run A:
// my_chip
module my_chip (
    input logic [11:0] io_in,  
    output logic [11:0] io_out,  
    input logic clock,
    input logic reset  
);
Settings: LEC_CHECK=0, ABC_AREA=1, CAP_MARGIN=20, CELL_PAD_IN_SITES_DETAIL_PLACEMENT=0, CORE_MARGIN=2, CORE_UTILIZATION=72, CTS_CLUSTER_SIZE=72, MAX_ROUTING_LAYER=met4, PLACE_DENSITY_LB_ADDON=0.03, SETUP_SLACK_MARGIN=0.83, SLEW_MARGIN=20, TNS_END_PERCENT=45; clock period 3.4 ns.
run.sh (not shown) runs the stock make flow with config.mk's settings and CLKGATE_MAP_FILE=.
Run A: all stages done; final checks FAILED (setup timing).
What run B does differently from run A at the input level:
- ABC_AREA changed from 1 to 0
- SETUP_SLACK_MARGIN changed from 0.83 to -0.13
- CTS_CLUSTER_SIZE removed (was 72)
- CORE_UTILIZATION changed from 72 to 53
- the clock period (ns, I/O delays scaled along) changed from 3.4 to 4.73
==> comparison <==
- Run B finished end to end and its layout was clean on timing, DRC and antenna.
- When run B is measured against run A, its non-clock buffer count turns out 24 lower.
- Compared with run A, run B shows a lower via count of the first global-routing pass.
- Run B: final period demand of the worst path higher than run A
- Run B — combinational power about 22% lower, run A as reference
- Compared with run A, in run B area of the mapped netlist dropped 6.9%, yosys stat cell total shows a reduction of 24%.
- Routed length on met3 | run B below run A
- The first element of the critical path comes out chipInterface_inst.inst_OTP_generator.lfsr[5]$_DFFE_PP1P_ in one run and chipInterface_inst.inst_OTP_generator.lfsr[0]$_DFFE_PP1P_ in the other, namely in run A and run B respectively.
- The count of TritonRoute iterations in the first routing pass in run B was lower than what run A gave.
- Taking run A as the reference, in run B critical path depth shows a reduction of 6, cell area shows a reduction of about 10%.
> inputs changed (run B -> run C)
- changing CORE_UTILIZATION from 53 to 72
- removing MAX_ROUTING_LAYER (formerly met4)
- removing TNS_END_PERCENT (formerly 45)
- removing PLACE_DENSITY_LB_ADDON (formerly 0.03)
- removing SETUP_SLACK_MARGIN (formerly -0.13)
- removing CELL_PAD_IN_SITES_DETAIL_PLACEMENT (formerly 0)
- removing ABC_AREA (formerly 0)
- changing the clock period (ns, I/O delays scaled along) from 4.73 to 4.25
Results
- Run C against run B; final cell count is down by a few percent.
- Run C against run B: share of the cycle needed by the critical path after routing has increased; count of buffering cells on the critical path with inverters included rose by 2; standard cell area after detailed placement went down 0.59%; die boundary height decreased about 14%.
- | clock skew | run B vs run C | ≈ equal |
- Wire: run C routes more than run B
Inputs modified between run C and run D:
- setting PLACE_DENSITY to 0.37 for the first time
- setting ABC_AREA to 1 for the first time
- changing the clock period (ns, I/O delays scaled along) from 4.25 to 2.59
- Although run D finished all stages, its layout failed final checks on setup timing.
- The clock latency of the later-clocked register in the worst-skew pair number comes out higher for run D vs run C.
- Cell-internal power delta for run D relative to run C: 69% higher
- Reported for run C and run D, number of hold-slack violations in the final timing report turned out identical to the last digit.
- Sequential group share of total power down 2.9 points in run D wrt run C
- Run C vs run D, startpoint of the worst setup timing path: chipInterface_inst.inst_OTP_generator.lfsr[3]$_DFFE_PP1P_ vs chipInterface_inst.inst_OTP_generator.lfsr[2]$_DFFE_PP1P_
- Delta (run D minus run C): area of the chip moved up, proportion of total power due to net switching went up by 2.3 points, number of buffers inserted to repair setup after CTS climbed 3.

* * *

## lane 1
Starting RTL as in the previous note.
Design my_chip, start of the top module:
module my_chip (
    input logic [11:0] io_in,  
    output logic [11:0] io_out,  
    input logic clock,
    input logic reset  
);
export LEC_CHECK = 0
export ABC_AREA = 0
export CAP_MARGIN = 15
export CELL_PAD_IN_SITES_DETAIL_PLACEMENT = 2
export CELL_PAD_IN_SITES_GLOBAL_PLACEMENT = 2
export CORE_ASPECT_RATIO = 0.8
export CORE_MARGIN = 4
export CORE_UTILIZATION = 48
export CTS_CLUSTER_SIZE = 90
export GPL_ROUTABILITY_DRIVEN = 0
export GPL_TIMING_DRIVEN = 0
export HOLD_SLACK_MARGIN = 0.18
export MAX_ROUTING_LAYER = met4
export MIN_ROUTING_LAYER = met2
export PLACE_DENSITY_LB_ADDON = 0.2
export SETUP_SLACK_MARGIN = -0.01
export SLEW_MARGIN = 20
export TNS_END_PERCENT = 95
create_clock -name core_clock -period 3.09 [get_ports {clock}]
As the logs show, lane 1 stopped at 4_1_cts after a tool error, so it never reached the end of the flow.
Input changes introduced in lane 2 (baseline for comparison: lane 1):
- TNS_END_PERCENT changed from 95 to 45
- PLACE_DENSITY_LB_ADDON changed from 0.2 to 0.22
- HOLD_SLACK_MARGIN changed from 0.18 to 0.02
- GPL_ROUTABILITY_DRIVEN removed (was 0)
- SETUP_SLACK_MARGIN changed from -0.01 to -0.58
- SLEW_MARGIN changed from 20 to 5
- CAP_MARGIN changed from 15 to 35
- CORE_ASPECT_RATIO changed from 0.8 to 0.51
- CTS_CLUSTER_SIZE removed (was 90)
- CORE_UTILIZATION changed from 48 to 17
- the clock period (ns, I/O delays scaled along) changed from 3.09 to 10.0
==> results <==
Lane 2 reached the final stage; the timing, design-rule and antenna checks on its layout passed.
NOTE die extent in y lane 1->lane 2 increased by more than a quarter
Reported for lane 2 and lane 1, area of the synthesized netlist per yosys stat turned out identical to the last digit.
Diff lane 1 -> lane 2: number of top-level design ports neither gained nor lost much, count of instantiated cells in the yosys netlist neither gained nor lost much.
In the reports for lane 2 and lane 1, the larger number of standard-cell rows in the floorplan belongs to lane 2.
Lane 1 → lane 2: detailed-placement wirelength estimate +about 1.6%; post-synthesis sequential element count ~0 delta.
Measured against lane 1, the number of placed instances with taps included of lane 2 comes out at 1.4 times the reference value.
Comparing lane 1 against lane 2, there is no change at all in area after synthesis.
The higher area of the chip of lane 2 and lane 1 is in lane 2.
Summary of the comparison: cell area after placement is higher in lane 2, relative to lane 1.
The following lists how lane 3 was set up differently from lane 2:
- SLEW_MARGIN now 20, was 5
- CAP_MARGIN now 20, was 35
- PLACE_DENSITY_LB_ADDON no longer set, was 0.22
- CELL_PAD_IN_SITES_GLOBAL_PLACEMENT no longer set, was 2
- CORE_ASPECT_RATIO no longer set, was 0.51
- GPL_TIMING_DRIVEN no longer set, was 0
- SETUP_SLACK_MARGIN no longer set, was -0.58
- CORE_UTILIZATION now 40, was 17
- CTS_CLUSTER_SIZE now 13, previously not set
- CORE_MARGIN now 3, was 4
- MAX_ROUTING_LAYER now met5, was met4
- CELL_PAD_IN_SITES_DETAIL_PLACEMENT no longer set, was 2
- MIN_ROUTING_LAYER no longer set, was met2
- TNS_END_PERCENT no longer set, was 45
- ABC_AREA now 1, was 0
- HOLD_SLACK_MARGIN no longer set, was 0.02
## What came out
- Lane 3 vs lane 2: global-route usage down
- Cmp lane 3 vs lane 2: die area lower in lane 3
- Of lane 3 and lane 2, the run reporting the lower weighted congestion at the end of routability-driven global placement was lane 3.
- Taking lane 2 as the reference, in lane 3 proportion of power drawn by flip-flops and latches up 2.6 points; global-route wire length before repair has decreased.

* * *

## v9
my_chip again, from the RTL that the note above started with.
==> flow/design.v (excerpt) <==
module my_chip (
    input logic [11:0] io_in,  
    output logic [11:0] io_out,  
    input logic clock,
    input logic reset  
);
    ChipInterface #(.FRE(25000)) chipInterface_inst(
        .clock(clock),
        .confirm(io_in[0]),
        .clear(io_in[1]),
        .algorithm_select_mode(io_in[2]),
        .reset(reset),
        .enter0(io_in[3]), 
        .enter1(io_in[4]),
        .led(io_out[5:0])
    );
    assign io_out[11:6] = 6'b0;
endmodule
Settings: LEC_CHECK=0, ABC_AREA=1, CAP_MARGIN=20, CORE_ASPECT_RATIO=1.39, CORE_MARGIN=2, CORE_UTILIZATION=72, CTS_CLUSTER_DIAMETER=346, CTS_CLUSTER_SIZE=11, HOLD_SLACK_MARGIN=0.12, PLACE_DENSITY=0.37, SETUP_SLACK_MARGIN=1.02, SLEW_MARGIN=20, TNS_END_PERCENT=5; clock period 6.77 ns.
v9 finished every step from synthesis to the final layout, and the layout passed the timing, design-rule and antenna checks.
> inputs changed (v9 -> v5)
diff --git a/flow/config.mk b/flow/config.mk
--- a/flow/config.mk
+++ b/flow/config.mk
@@ -9,10 +9,5 @@
 export CAP_MARGIN = 20
-export CORE_ASPECT_RATIO = 1.39
 export CORE_MARGIN = 2
 export CORE_UTILIZATION = 72
-export CTS_CLUSTER_DIAMETER = 346
-export CTS_CLUSTER_SIZE = 11
-export HOLD_SLACK_MARGIN = 0.12
-export PLACE_DENSITY = 0.37
-export SETUP_SLACK_MARGIN = 1.02
+export SETUP_SLACK_MARGIN = -0.26
 export SLEW_MARGIN = 20
==> flow/constraint.sdc <==
create_clock -name core_clock -period 2.59 [get_ports {clock}]
set_input_delay 0.5180 -clock core_clock [delete_from_list [all_inputs] [get_ports {clock}]]
set_output_delay 0.5180 -clock core_clock [all_outputs]
set_load 0.01 [all_outputs]
[summary]
[v5] flow finished | final checks: failed | reasons: negative setup slack
Delta (v5 minus v9): wire length of the first global-routing pass +8.0%; post-layout period usage of the worst path +80 points; design area +4.9%; wire length on met3 +about 120%; routed wirelength normalized by instance count +about 7%.
| count of sequential standard cells | v5 vs v9 | ≈ equal |
The setup slack of v5 is smaller than that of v9.
[inputs] v18 vs v5
diff --git a/flow/config.mk b/flow/config.mk
--- a/flow/config.mk
+++ b/flow/config.mk
@@ -7,8 +7,5 @@
 export LEC_CHECK = 0
-export ABC_AREA = 1
 export CAP_MARGIN = 20
 export CORE_MARGIN = 2
-export CORE_UTILIZATION = 72
-export SETUP_SLACK_MARGIN = -0.26
+export CORE_UTILIZATION = 69
 export SLEW_MARGIN = 20
-export TNS_END_PERCENT = 5
==> flow/constraint.sdc <==
create_clock -name core_clock -period 4.42 [get_ports {clock}]
set_input_delay 0.8840 -clock core_clock [delete_from_list [all_inputs] [get_ports {clock}]]
set_output_delay 0.8840 -clock core_clock [all_outputs]
set_load 0.01 [all_outputs]
Findings:
v5 and v18: one clean run, v18; the rest did not finish clean. v5 had finished all stages when the layout checks came back failing, citing negative setup slack. Compared to v5, v18 has final cell count 376 lower. Against v5 as the reference, v18 delivers a higher fraction of the mapped netlist area in adder cells. Row core utilization at floorplan: v18 lower / v5 higher. Going from v5 to v18, netlist area before placement decreased by 710 um^2 relative to the old numbers, sequential share of layout area has increased, number of iterations in the first detailed-routing pass higher.
The following lists how v4 was set up differently from v18:
diff --git a/flow/config.mk b/flow/config.mk
--- a/flow/config.mk
+++ b/flow/config.mk
@@ -9,3 +9,5 @@
 export CORE_MARGIN = 2
-export CORE_UTILIZATION = 69
+export CORE_UTILIZATION = 40
+export CTS_CLUSTER_SIZE = 13
+export MAX_ROUTING_LAYER = met4
 export SLEW_MARGIN = 20
==> flow/constraint.sdc <==
create_clock -name core_clock -period 10.0 [get_ports {clock}]
set_input_delay 2.0000 -clock core_clock [delete_from_list [all_inputs] [get_ports {clock}]]
set_output_delay 2.0000 -clock core_clock [all_outputs]
set_load 0.01 [all_outputs]
[summary]
- When the final numbers for v18 and v4 were put side by side, the final wirelength turned out to be greater in v18.
- v4 against v18; leakage power total is down slightly.
- Changes observed in v4 relative to v18: sequential share of cell area now smaller; sequential power shows a reduction of 56%; worst IR drop on VDD shrank by 79%; worst clock skew on the final layout closely matched the old numbers.
- Looking at wire length of the first global-routing pass across both flows, v4 is the stronger of the two, with v18 trailing.
diff inputs: v4 => v51
diff --git a/flow/config.mk b/flow/config.mk
--- a/flow/config.mk
+++ b/flow/config.mk
@@ -10,4 +10,5 @@
 export CORE_UTILIZATION = 40
-export CTS_CLUSTER_SIZE = 13
-export MAX_ROUTING_LAYER = met4
-export SLEW_MARGIN = 20
+export CTS_CLUSTER_DIAMETER = 354
+export CTS_CLUSTER_SIZE = 99
+export SLEW_MARGIN = 35
+export TNS_END_PERCENT = 35
In v51 the final area turned out about 0.6% lower than in v4. [compare] base=v4 new=v51: post-layout period usage of the worst path has remained practically unchanged; global-route usage decreased by 0.45 points relative to the old numbers; register-to-register setup slack barely changed; setup slack moved down. Taking v4 as 1.0, v51 lands at 0.896 on wire length on met3. The count of clock-buffer cells in the layout in v51 was higher than what v4 gave. Compared v4 against v51; number of buffers created by CTS within noise.
What v34 does differently from v51 at the input level:
diff --git a/flow/config.mk b/flow/config.mk
--- a/flow/config.mk
+++ b/flow/config.mk
@@ -7,7 +7,9 @@
 export LEC_CHECK = 0
+export ABC_AREA = 1
 export CAP_MARGIN = 20
 export CORE_MARGIN = 2
-export CORE_UTILIZATION = 40
+export CORE_UTILIZATION = 65
 export CTS_CLUSTER_DIAMETER = 354
 export CTS_CLUSTER_SIZE = 99
+export SETUP_SLACK_MARGIN = 2.99
 export SLEW_MARGIN = 35
Per the final summary, v34 finished and its layout is clean on timing, DRC and antenna. v34 vs v51: total power of the final layout up in v34. Total vias in the final route went up by more than 10% going from v51 to v34. When the final numbers for v34 and v51 were put side by side, the required arrival time at the worst endpoint turned out to be greater in v34. Changes observed in v34 relative to v51: clock network area share went up by 0.44 points; area of the core region went down by 35%. Final routed wirelength across all metal layers delta for v34 relative to v51: 22% higher. Of v34 and v51, it is v34 that has the higher total global routing track utilization. Comparing v34 and v51, the lower largest fanout of any net on the critical path was measured on v34. v34 against v51: global placement routability congestion climbed 0.14; area of the mapped netlist rose by 710 um^2.
Power and IR drop assume default switching activity.
